// SevenSegmentALU
module SevenSegmentALU(
    input clk, 
    input reset,
    input onesBtn, 
    input tensBtn, 
    input hundredsBtn, 
    input sign, 
    input enter, 
    output [6:0] seg,
    output [3:0] anode 
);
Size: ~1200 cells after synthesis, ~18 I/O pins, about 0.0092 mm^2 of cells after synthesis.
clock: 3.97 ns
lec_check: 0
abc_area: 1
cap_margin: 20
core_margin: 2
core_utilization: 70
place_density_lb_addon: 0.14
slew_margin: 20
run.sh (not shown) runs the stock make flow with config.mk's settings and CLKGATE_MAP_FILE=.
The first run reached the layout checks and failed them: negative setup slack.
Edit:
- ABC_AREA: 1 -> unset
- CORE_UTILIZATION: 70 -> 45
- PLACE_DENSITY_LB_ADDON: 0.14 -> unset
- clock period: 3.97 -> 6.23 ns (I/O delays scaled with it)
After rerunning: Now the flow produced a clean layout. Total power decreases by 35%. Critical path depth decreases by 8. Routed wire length decreases by 24%. Non-clock buffer count decreases by 94. Die area increases by 52%. Final cell count decreases by 11%. Hold slack gets better by 0.0045 ns.
Edit:
- ABC_AREA: unset -> 1
- CORE_UTILIZATION: 45 -> 72
- PLACE_DENSITY_LB_ADDON: unset -> 0.14
- clock period: 6.23 -> 5.05 ns (I/O delays scaled with it)
Effect: The new run finished with timing, DRC and antenna clean. Power went up by 25%. Register-to-register slack is worse by 0.34 ns. Fmax grows by 17%.
Edit:
- CTS_CLUSTER_DIAMETER: unset -> 211
- CTS_CLUSTER_SIZE: unset -> 100
- PLACE_DENSITY_LB_ADDON: 0.14 -> unset
- clock period: 5.05 -> 6.93 ns (I/O delays scaled with it)
After rerunning: Cell area fell by 3.9%. Synthesized area stays the same. Maximum frequency goes down by 11%. Register-to-register slack improved by 1.3 ns. Critical path depth came out lower by 1. Setup slack improved by 1.3 ns. Sequential power falls by 27%. Core utilization is lower by 3.3 points. Hold slack barely changes. Via count fell by 3.6%. Total power drops by 27%.

========
Setup of quartz:
Starting RTL as in the previous note.
Settings: LEC_CHECK=0, ABC_AREA=0, CAP_MARGIN=20, CELL_PAD_IN_SITES_GLOBAL_PLACEMENT=1, CORE_ASPECT_RATIO=0.5, CORE_MARGIN=2, CORE_UTILIZATION=52, CTS_CLUSTER_DIAMETER=373, CTS_CLUSTER_SIZE=92, GPL_TIMING_DRIVEN=0, PLACE_DENSITY_LB_ADDON=0.1, SLEW_MARGIN=0, TNS_END_PERCENT=45; clock period 7.31 ns.
quartz has completed all stages; timing, DRC and antenna checks passed.
> inputs changed (quartz -> xenon)
# quartz
export LEC_CHECK = 0
export ABC_AREA = 0
export CAP_MARGIN = 20
export CELL_PAD_IN_SITES_GLOBAL_PLACEMENT = 1
export CORE_ASPECT_RATIO = 0.5
export CORE_MARGIN = 2
export CORE_UTILIZATION = 52
export CTS_CLUSTER_DIAMETER = 373
export CTS_CLUSTER_SIZE = 92
export GPL_TIMING_DRIVEN = 0
export PLACE_DENSITY_LB_ADDON = 0.1
export SLEW_MARGIN = 0
export TNS_END_PERCENT = 45
create_clock -name core_clock -period 7.31 [get_ports {clk}]
# xenon
export LEC_CHECK = 0
export ABC_AREA = 0
export CAP_MARGIN = 20
export CORE_MARGIN = 2
export CORE_UTILIZATION = 70
export PLACE_DENSITY = 0.35
export SETUP_SLACK_MARGIN = 1.14
export SLEW_MARGIN = 20
create_clock -name core_clock -period 3.97 [get_ports {clk}]
Results
[xenon] flow finished | final checks: failed | reasons: setup timing
quartz → xenon: actual slew at the worst max-slew pin rose 230 ps; met1 track demand over resource in global routing rose 6.1 points; final instance area rose about 7.5%; power of the sequential group rose about 80%; worst hold slack fell 3.1 ps.
Relative to quartz, the sequential share of cell area of xenon is lower by 2.4 points.
Lower die boundary width among quartz and xenon: xenon
Compared with quartz, xenon shows a routed via count divided by cell count that is 0.58 higher.
Setup changes, xenon to willow
# xenon
export LEC_CHECK = 0
export ABC_AREA = 0
export CAP_MARGIN = 20
export CORE_MARGIN = 2
export CORE_UTILIZATION = 70
export PLACE_DENSITY = 0.35
export SETUP_SLACK_MARGIN = 1.14
export SLEW_MARGIN = 20
create_clock -name core_clock -period 3.97 [get_ports {clk}]
# willow
export LEC_CHECK = 0
export CAP_MARGIN = 20
export CORE_MARGIN = 2
export CORE_UTILIZATION = 40
export SLEW_MARGIN = 20
create_clock -name core_clock -period 6.23 [get_ports {clk}]
Results
- Having completed the whole flow, willow delivered a layout that passed the timing, DRC and antenna checks.
- willow against xenon: clock-buffer cell count has decreased, final layout net count went down by 87, worst-case hold slack grew by 6.0 ps.
- willow ended up with secondNumber[10] as its start point of the critical path; xenon ended up with secondNumber[1].
- For willow, the slowest cell on the critical path was sky130_fd_sc_hd__ha_1, unlike xenon, where it was sky130_fd_sc_hd__fa_2.

========
SevenSegmentALU again, from the RTL that the note above started with.
Design SevenSegmentALU, start of the top module:
module SevenSegmentALU(
    input clk, 
    input reset,
    input onesBtn, 
    input tensBtn, 
    input hundredsBtn, 
    input sign, 
    input enter, 
    output [6:0] seg,
    output [3:0] anode 
);
clock: 3.65 ns
lec_check: 0
abc_area: 1
cap_margin: 5
cell_pad_in_sites_global_placement: 2
core_aspect_ratio: 1.21
core_margin: 5
core_utilization: 30
cts_cluster_diameter: 305
cts_cluster_size: 37
gpl_timing_driven: 0
place_density: 0.78
slew_margin: 5
tns_end_percent: 95
The baseline produced a layout that fails on negative setup slack.
Change:
==> flow/config.mk (replaced) <==
export PLATFORM = sky130hd
export DESIGN_NAME = SevenSegmentALU
export DESIGN_NICKNAME = SevenSegmentALU
export VERILOG_FILES = /design/flow/design.v
export SDC_FILE = /design/flow/constraint.sdc
export NUM_CORES = 4
export LEC_CHECK = 0
export ABC_AREA = 1
export CAP_MARGIN = 20
export CORE_MARGIN = 2
export CORE_UTILIZATION = 60
export SLEW_MARGIN = 20
==> flow/constraint.sdc (replaced) <==
create_clock -name core_clock -period 11.3 [get_ports {clk}]
set_input_delay 2.2600 -clock core_clock [delete_from_list [all_inputs] [get_ports {clk}]]
set_output_delay 2.2600 -clock core_clock [all_outputs]
set_load 0.01 [all_outputs]
=> The changed run produced a clean layout; global-route usage climbs by 10 points; sequential share of layout area climbs by 3.0 points; setup slack improves by 6900 ps; fmax drops by 14%; cell count drops by 16%; non-clock buffer count drops by 57; wire length drops by 19%; cell area drops by 9.2%; count of clock-buffer cells in the layout drops by 2; via count drops by 2.6%.
Change:
--- a/flow/config.mk
+++ b/flow/config.mk
@@ -7,6 +7,6 @@
 export LEC_CHECK = 0
-export ABC_AREA = 1
 export CAP_MARGIN = 20
 export CORE_MARGIN = 2
-export CORE_UTILIZATION = 60
+export CORE_UTILIZATION = 69
+export PLACE_DENSITY = 0.66
 export SLEW_MARGIN = 20
==> flow/constraint.sdc (replaced) <==
create_clock -name core_clock -period 6.81 [get_ports {clk}]
set_input_delay 1.3620 -clock core_clock [delete_from_list [all_inputs] [get_ports {clk}]]
set_output_delay 1.3620 -clock core_clock [all_outputs]
set_load 0.01 [all_outputs]
What happened:
- The changed run finished with timing, DRC and antenna clean
- synthesized area shrinks by 1.0%
- die size falls by 14%
- total power goes up by 69%
Change:
--- a/flow/config.mk
+++ b/flow/config.mk
@@ -7,6 +7,7 @@
 export LEC_CHECK = 0
+export ABC_AREA = 1
 export CAP_MARGIN = 20
 export CORE_MARGIN = 2
-export CORE_UTILIZATION = 69
-export PLACE_DENSITY = 0.66
+export CORE_UTILIZATION = 72
 export SLEW_MARGIN = 20
+export TNS_END_PERCENT = 10
==> flow/constraint.sdc (replaced) <==
create_clock -name core_clock -period 3.59 [get_ports {clk}]
set_input_delay 0.7180 -clock core_clock [delete_from_list [all_inputs] [get_ports {clk}]]
set_output_delay 0.7180 -clock core_clock [all_outputs]
set_load 0.01 [all_outputs]
This time the run reached the layout checks and failed them: negative setup slack.
Via count climbs by about 24%.
Sequential power climbs by about 90%.
Utilization climbs by 12 points.
Count of clock-buffer cells in the layout drops by 2.
Final area climbs by 11%.
Power climbs by about 90%.
Sequential cell count does not change.
Change:
--- a/flow/config.mk
+++ b/flow/config.mk
@@ -7,7 +7,5 @@
 export LEC_CHECK = 0
-export ABC_AREA = 1
 export CAP_MARGIN = 20
 export CORE_MARGIN = 2
-export CORE_UTILIZATION = 72
+export CORE_UTILIZATION = 58
 export SLEW_MARGIN = 20
-export TNS_END_PERCENT = 10
==> flow/constraint.sdc (replaced) <==
create_clock -name core_clock -period 4.7 [get_ports {clk}]
set_input_delay 0.9400 -clock core_clock [delete_from_list [all_inputs] [get_ports {clk}]]
set_output_delay 0.9400 -clock core_clock [all_outputs]
set_load 0.01 [all_outputs]
The changed run reached the layout checks and failed them: negative setup slack.
Via count shrinks by about a fifth.
Cell area fell slightly.
Clock skew is about the same.
Die area grows by about a fifth.
Global-route usage decreases by 8.9 points.
Wire length falls by about a fifth.
Sequential share of layout area went up by 0.22 points.
Sequential power decreases by a quarter to a third.

========
SevenSegmentALU again, from the RTL that the note above started with.
Settings: LEC_CHECK=0, ABC_AREA=0, CAP_MARGIN=5, CELL_PAD_IN_SITES_GLOBAL_PLACEMENT=2, CORE_ASPECT_RATIO=1.21, CORE_MARGIN=2, CORE_UTILIZATION=31, CTS_CLUSTER_SIZE=41, GPL_TIMING_DRIVEN=1, HOLD_SLACK_MARGIN=0.08, PLACE_DENSITY_LB_ADDON=0.1, SLEW_MARGIN=0, TNS_END_PERCENT=95; clock period 3.65 ns.
The first run ran to the end with violations: setup timing.
Then changed:
Settings changed: ABC_AREA 0 to unset, CAP_MARGIN 5 to 20, CELL_PAD_IN_SITES_GLOBAL_PLACEMENT 2 to unset, CORE_ASPECT_RATIO 1.21 to unset, CORE_UTILIZATION 31 to 19, CTS_CLUSTER_SIZE 41 to unset, GPL_TIMING_DRIVEN 1 to unset, HOLD_SLACK_MARGIN 0.08 to unset, PLACE_DENSITY_LB_ADDON 0.1 to unset, SLEW_MARGIN 0 to 20, TNS_END_PERCENT 95 to unset.
Clock period 3.65 ns to 11.3 ns, I/O delays scaled along.
What happened: The changed run ran to the end with no violations; final cell count went up by 8.6%; clock power falls by 68%; die area rose by 62%; sequential share of layout area went up by 1.8 points; area after synthesis is unchanged.
Then changed:
Settings changed: CORE_MARGIN 2 to 9, CORE_UTILIZATION 19 to 40, CTS_CLUSTER_DIAMETER set to 237.
Clock period 11.3 ns to 10.0 ns, I/O delays scaled along.
=>
- wire length went down by 1.9%
- setup slack degrades by 1.2 ns
- global-route usage went up by 5.8 points
- worst hold slack improves by 0.0035 ns
- clock power went up by 11%
- final cell count went down by 20%
- area after synthesis stays the same
- sequential share of layout area went up by 1.4 points
Then changed:
Settings changed: ABC_AREA set to 0, CELL_PAD_IN_SITES_DETAIL_PLACEMENT set to 1, CORE_ASPECT_RATIO set to 0.5, CORE_MARGIN 9 to 2, CORE_UTILIZATION 40 to 31, CTS_CLUSTER_DIAMETER 237 to 373, CTS_CLUSTER_SIZE set to 99, HOLD_SLACK_MARGIN set to -0.1, SLEW_MARGIN 20 to 30, TNS_END_PERCENT set to 35.
The new run completed without violations.
Total power is higher slightly.
Synthesized cell count does not change.
Cell count is higher by a little under a tenth.
Then changed:
Settings changed: ABC_AREA 0 to 1, CELL_PAD_IN_SITES_DETAIL_PLACEMENT 1 to unset, CORE_ASPECT_RATIO 0.5 to unset, CORE_UTILIZATION 31 to 40.
Synthesized area is higher by 1.1%. Count of clock-buffer cells in the layout drops by 5. Total power stays flat.

========
Setup of run F:
Starting RTL as in the previous note.
export LEC_CHECK = 0
export ABC_AREA = 1
export CAP_MARGIN = 30
export CELL_PAD_IN_SITES_DETAIL_PLACEMENT = 2
export CELL_PAD_IN_SITES_GLOBAL_PLACEMENT = 2
export CORE_MARGIN = 7
export CORE_UTILIZATION = 40
export CTS_CLUSTER_SIZE = 43
export GPL_ROUTABILITY_DRIVEN = 1
export GPL_TIMING_DRIVEN = 0
export HOLD_SLACK_MARGIN = 0.28
export MIN_ROUTING_LAYER = met2
export SETUP_SLACK_MARGIN = 0.7
export SLEW_MARGIN = 35
export TNS_END_PERCENT = 35
create_clock -name core_clock -period 10.0 [get_ports {clk}]
diff inputs: run F => run E
==> flow/config.mk <==
export PLATFORM = sky130hd
export DESIGN_NAME = SevenSegmentALU
export DESIGN_NICKNAME = SevenSegmentALU
export VERILOG_FILES = /design/flow/design.v
export SDC_FILE = /design/flow/constraint.sdc
export NUM_CORES = 4
export LEC_CHECK = 0
export ABC_AREA = 1
export CAP_MARGIN = 20
export CORE_ASPECT_RATIO = 0.5
export CORE_MARGIN = 2
export CORE_UTILIZATION = 31
export CTS_CLUSTER_DIAMETER = 373
export CTS_CLUSTER_SIZE = 99
export HOLD_SLACK_MARGIN = -0.1
export PLACE_DENSITY = 0.88
export SLEW_MARGIN = 30
export TNS_END_PERCENT = 35
### Flow results
Delta (run E minus run F): total of fill cells in the finished design went up 157; critical path depth fell about 5.4%; power density relative to cell area shrank by about 1.7%; data arrival at the endpoint of the critical path saw a decrease; signed area change from the synthesized netlist to the final layout went up by 0.45 points. Going from run F to run E, final critical-path required period shrinks by 0.37 ns.

========
build 50:
Starting RTL as in the previous note.
export LEC_CHECK = 0
export CAP_MARGIN = 20
export CORE_MARGIN = 2
export CORE_UTILIZATION = 69
export CTS_CLUSTER_DIAMETER = 147
export MAX_ROUTING_LAYER = met4
export PLACE_DENSITY = 0.66
export SLEW_MARGIN = 20
create_clock -name core_clock -period 5.8 [get_ports {clk}]
diff inputs: build 50 => build 20
==> flow/config.mk <==
export PLATFORM = sky130hd
export DESIGN_NAME = SevenSegmentALU
export DESIGN_NICKNAME = SevenSegmentALU
export VERILOG_FILES = /design/flow/design.v
export SDC_FILE = /design/flow/constraint.sdc
export NUM_CORES = 4
export LEC_CHECK = 0
export ABC_AREA = 1
export CAP_MARGIN = 20
export CORE_MARGIN = 2
export CORE_UTILIZATION = 72
export PLACE_DENSITY = 0.35
export SLEW_MARGIN = 20
==> flow/constraint.sdc <==
create_clock -name core_clock -period 4.17 [get_ports {clk}]
set_input_delay 0.8340 -clock core_clock [delete_from_list [all_inputs] [get_ports {clk}]]
set_output_delay 0.8340 -clock core_clock [all_outputs]
set_load 0.01 [all_outputs]
Notes after the runs:
- In build 20 the implementation ran to completion but is not tape-out ready, as the final checks report negative setup slack.
- NOTE area enclosed by the die boundary build 50->build 20 decreased by a few percent
- Of build 50 and build 20, the run reporting the lower net switching fraction of the power was build 50.
- The routing usage on met2 reported for build 20 is greater than that of build 50 by 25 points.
- Sequential portion of the cell area (lower): build 20
- The insertion delay to the later sink of the worst-skew pair on build 20 is in line with that on build 50.
- Comparing detailed-route wire length on metal 1 for build 50 and build 20, the bigger number came from build 20.
- Build 20 ends up with lower least setup slack across all paths after layout than build 50 does.
For build 29, these inputs were changed with respect to build 20:
-- flow/config.mk --
<<< build 20, line 10
export CORE_MARGIN = 2
export CORE_UTILIZATION = 72
export PLACE_DENSITY = 0.35
export SLEW_MARGIN = 20
>>> build 29, line 10
export CORE_MARGIN = 2
export CORE_UTILIZATION = 57
export CTS_CLUSTER_SIZE = 100
export SLEW_MARGIN = 20
==> flow/constraint.sdc <==
create_clock -name core_clock -period 4.87 [get_ports {clk}]
set_input_delay 0.9740 -clock core_clock [delete_from_list [all_inputs] [get_ports {clk}]]
set_output_delay 0.9740 -clock core_clock [all_outputs]
set_load 0.01 [all_outputs]
Findings:
- No stage failed in build 29, and the final checks on the layout all came back clean.
- Relative to build 20, the total negative slack of build 29 is higher by 6.97 ns.
- Changes observed in build 29 relative to build 20: global-route wire length before repair went down by 30%; synthesized cell count closely matched the old numbers.

========
## job 2241
Starting RTL as in the previous note.
## SevenSegmentALU
module SevenSegmentALU(
    input clk, 
    input reset,
    input onesBtn, 
    input tensBtn, 
    input hundredsBtn, 
    input sign, 
    input enter, 
    output [6:0] seg,
    output [3:0] anode 
);
clock: 3.59 ns
lec_check: 0
abc_area: 1
cap_margin: 20
core_aspect_ratio: 1.46
core_margin: 2
core_utilization: 72
cts_cluster_diameter: 399
cts_cluster_size: 98
place_density: 0.36
setup_slack_margin: 0.81
slew_margin: 20
tns_end_percent: 10
Job 2241 -> stages 100% | layout checks FAIL | setup timing
## Diff of input files: job 4703 against job 2241
- CTS_CLUSTER_DIAMETER removed (was 399)
- ABC_AREA removed (was 1)
- CORE_UTILIZATION changed from 72 to 40
- CORE_ASPECT_RATIO removed (was 1.46)
- CTS_CLUSTER_SIZE removed (was 98)
- TNS_END_PERCENT removed (was 10)
- SETUP_SLACK_MARGIN removed (was 0.81)
- PLACE_DENSITY removed (was 0.36)
- the clock period (ns, I/O delays scaled along) changed from 3.59 to 10.0
Notes after the runs:
- Looking across job 4703 and job 2241, the single run that reached the end with no open violations was job 4703.
- Although it ran to completion, job 2241 produced a layout that fails the final checks because of setup timing.
- Diff job 2241 -> job 4703: clock network fraction of design power increased 0.6 points, layout net count shows a reduction of about 18%, cell area after technology mapping lost 1.0%, critical path depth in cells decreased 9.
- Job 4703 reports a lower number of gates given a new drive strength after cts than job 2241 does.
--- input diff job 4703..job 2172 ---
- an added CTS_CLUSTER_DIAMETER of 237
- an added CORE_ASPECT_RATIO of 0.5
- a change of CORE_UTILIZATION from 40 to 54
- an added HOLD_SLACK_MARGIN of -0.01
- an added PLACE_DENSITY of 0.55
- an added TNS_END_PERCENT of 65
- an added CELL_PAD_IN_SITES_GLOBAL_PLACEMENT of 1
- an added ABC_AREA of 1
- an added GPL_TIMING_DRIVEN of 0
- a change of CAP_MARGIN from 20 to 10
==> results <==
- A slowest library cell on the worst path of sky130_fd_sc_hd__ha_1 is what job 4703 shows, while sky130_fd_sc_hd__fa_1 belongs to job 2172.
- Compared with job 4703, in job 2172 number of antenna violations at the first check in global routing level; sequential share of cell area moved down; actual slew at the worst max-slew pin moved down.
- Compared with job 4703, job 2172 shows a higher amount of wire on met3 after detailed routing.
- NOTE: global routing met2 resource utilization in job 2172 exceeds that of job 4703
No activity file was given, so power comes from the tool's default toggle rates.
